==> flow/design.v <==
module pow_5_pipe
(
    input             clock,
    input      [17:0] n,
    output reg [17:0] n_pow_5
);
    reg [17:0] n_1, n_2, n_3;
    reg [17:0] n_pow_2, n_pow_3, n_pow_4;
    always @(posedge clock)
    begin
        n_1 <= n;
        n_2 <= n_1;
        n_3 <= n_2;
        n_pow_2 <= n * n;
        n_pow_3 <= n_pow_2 * n_1;
        n_pow_4 <= n_pow_3 * n_2;
        n_pow_5 <= n_pow_4 * n_3;
    end
endmodule
clock: 4.38 ns
lec_check: 0
cap_margin: 20
core_margin: 2
core_utilization: 72
cts_cluster_size: 50
max_routing_layer: met4
place_density: 0.66
slew_margin: 20
run.sh (not shown) runs the stock make flow with config.mk's settings and CLKGATE_MAP_FILE=.
The starting point stopped in global routing on GRT-0232.
Next try:
CORE_UTILIZATION = 40   (was 72)
CTS_CLUSTER_SIZE = default   (was 50)
MAX_ROUTING_LAYER = default   (was met4)
PLACE_DENSITY = default   (was 0.66)
clock period = 6.23 ns   (was 4.38 ns; I/O delays follow)
Now the flow passed the timing, DRC and antenna checks. Synthesized cell count is unchanged. Area after synthesis is unchanged. Die size increases by 78%.
Next try:
CORE_UTILIZATION = 44   (was 40)
clock period = 6.25 ns   (was 6.23 ns; I/O delays follow)
What happened: The changed run finished with timing, DRC and antenna clean; worst hold slack hardly moves; first-iteration DRC count falls by 16%; synthesized cell count is unchanged; final cell count falls by 2.7%; wire length increases by 0.61%; design area came out lower by 0.42%; critical path depth shrinks by 1; via count goes up by 0.62%.
Next try:
CORE_UTILIZATION = 9   (was 44)
clock period = 9.96 ns   (was 6.25 ns; I/O delays follow)
Cell count goes up by 82%.
Global-route usage goes down by 17 points.
Clock-buffer cell count shrinks by 2.
Setup slack gets better by 2.5 ns.
Critical path depth rose by 1.
Via count came out lower by 2.0%.
Core utilization decreases by 37 points.
Design area is higher by 12%.
Wire length goes down by 0.48%.
Next try:
ABC_AREA = 1   (was default)
CORE_UTILIZATION = 72   (was 9)
clock period = 4.27 ns   (was 9.96 ns; I/O delays follow)
Effect: The new run did not get past global routing, error GRT-0232. Area after synthesis grows by 7.2%. Synthesized cell count is higher by about 30%. Die size goes down by 86%.

========
v40:
Starts from the design.v that is shown in full above.
export LEC_CHECK = 0
export ABC_AREA = 1
export CAP_MARGIN = 20
export CORE_MARGIN = 2
export CORE_UTILIZATION = 72
export PLACE_DENSITY_LB_ADDON = 0.08
export SETUP_SLACK_MARGIN = -0.37
export SLEW_MARGIN = 20
export TNS_END_PERCENT = 5
create_clock -name core_clock -period 3.89 [get_ports {clock}]
From the logs: v40 reached the end of the flow and failed the layout checks with setup timing.
Setup changes, v40 to v36
==> flow/config.mk <==
export PLATFORM = sky130hd
export DESIGN_NAME = pow_5_pipe
export DESIGN_NICKNAME = pow_5_pipe
export VERILOG_FILES = /design/flow/design.v
export SDC_FILE = /design/flow/constraint.sdc
export NUM_CORES = 4
export LEC_CHECK = 0
export ABC_AREA = 1
export CAP_MARGIN = 20
export CORE_ASPECT_RATIO = 1.44
export CORE_MARGIN = 2
export CORE_UTILIZATION = 72
export CTS_CLUSTER_DIAMETER = 374
export CTS_CLUSTER_SIZE = 98
export SLEW_MARGIN = 20
export TNS_END_PERCENT = 5
==> flow/constraint.sdc <==
create_clock -name core_clock -period 3.51 [get_ports {clock}]
set_input_delay 0.7020 -clock core_clock [delete_from_list [all_inputs] [get_ports {clock}]]
set_output_delay 0.7020 -clock core_clock [all_outputs]
set_load 0.01 [all_outputs]
==> comparison <==
Total stage count of the critical path ended up 1 higher on v36 than on v40. v36 vs. v40: via total after detailed routing went up by 310. The fraction of standard cell area in multi-input logic on v36 is in line with that on v40. | global-route usage | v36 vs v40 | 0.79 points lower |. Going from v40 to v36, the post-route cell area was found to have gone up by about 2%. The flow completed for v36, but it is not clean: the layout still shows setup timing. Routed wire in v36 totals more than in v40. v36 ends up with higher critical-path maximum fanout than v40 does.
Here is what was changed in the inputs of v28 compared with v36.
==> flow/config.mk <==
export PLATFORM = sky130hd
export DESIGN_NAME = pow_5_pipe
export DESIGN_NICKNAME = pow_5_pipe
export VERILOG_FILES = /design/flow/design.v
export SDC_FILE = /design/flow/constraint.sdc
export NUM_CORES = 4
export LEC_CHECK = 0
export ABC_AREA = 1
export CAP_MARGIN = 20
export CORE_MARGIN = 2
export CORE_UTILIZATION = 72
export MAX_ROUTING_LAYER = met4
export PLACE_DENSITY = 0.69
export SETUP_SLACK_MARGIN = 1.18
export SLEW_MARGIN = 20
export TNS_END_PERCENT = 5
==> flow/constraint.sdc <==
create_clock -name core_clock -period 3.96 [get_ports {clock}]
set_input_delay 0.7920 -clock core_clock [delete_from_list [all_inputs] [get_ports {clock}]]
set_output_delay 0.7920 -clock core_clock [all_outputs]
set_load 0.01 [all_outputs]
[summary]
v28 finished all stages; layout check result: FAIL, due to setup timing.
Between v36 and v28, global-route track usage on met1 is lower for v36, v28 comes in above that.
v28 against v36: cell count after placement about even; area growth from synthesis to final layout now sits higher; non-clock buffer count increased about 5%; critical path depth in cells picked up an extra 3.
## Diff of input files: v12 against v28
==> flow/config.mk <==
export PLATFORM = sky130hd
export DESIGN_NAME = pow_5_pipe
export DESIGN_NICKNAME = pow_5_pipe
export VERILOG_FILES = /design/flow/design.v
export SDC_FILE = /design/flow/constraint.sdc
export NUM_CORES = 4
export LEC_CHECK = 0
export CAP_MARGIN = 20
export CORE_MARGIN = 2
export CORE_UTILIZATION = 40
export SLEW_MARGIN = 20
==> flow/constraint.sdc <==
create_clock -name core_clock -period 6.4 [get_ports {clock}]
set_input_delay 1.2800 -clock core_clock [delete_from_list [all_inputs] [get_ports {clock}]]
set_output_delay 1.2800 -clock core_clock [all_outputs]
set_load 0.01 [all_outputs]
Results
Sequential share of layout area was lower in v28 than in v12. Compared with v28, in v12 number of setup violations in the final report dropped 44; floorplan die area increased about 70%; wire length of the first global-routing pass has decreased. Across both runs, worst setup slack was higher for v12 than for v28. A cell at the slowest stage of the critical path of fa_1 is what v28 shows, while clkdlybuf4s50_1 belongs to v12. Summary of v28 and v12: one run falls short of a clean finish, namely v28. v28 had finished all stages when the layout checks came back failing, citing setup timing.
The following lists how v46 was set up differently from v12:
-- flow/config.mk --
<<< v12, line 9
export CORE_MARGIN = 2
export CORE_UTILIZATION = 40
export SLEW_MARGIN = 20
>>> v46, line 9
export CORE_MARGIN = 2
export CORE_UTILIZATION = 40
export CTS_CLUSTER_DIAMETER = 395
export CTS_CLUSTER_SIZE = 100
export SETUP_SLACK_MARGIN = -0.64
export SLEW_MARGIN = 20
In terms of area reported by Yosys stat, v46 and v12 differ only marginally. v46: all stages complete, timing, DRC and antenna checks passed. From v46 to v12, detailed-routed wire length on met3 did not move at all. All-layer global routing usage: v12 vs v46 — no meaningful difference. v12 -> v46: clock-pin transition on the worst setup and hold timing paths flat.
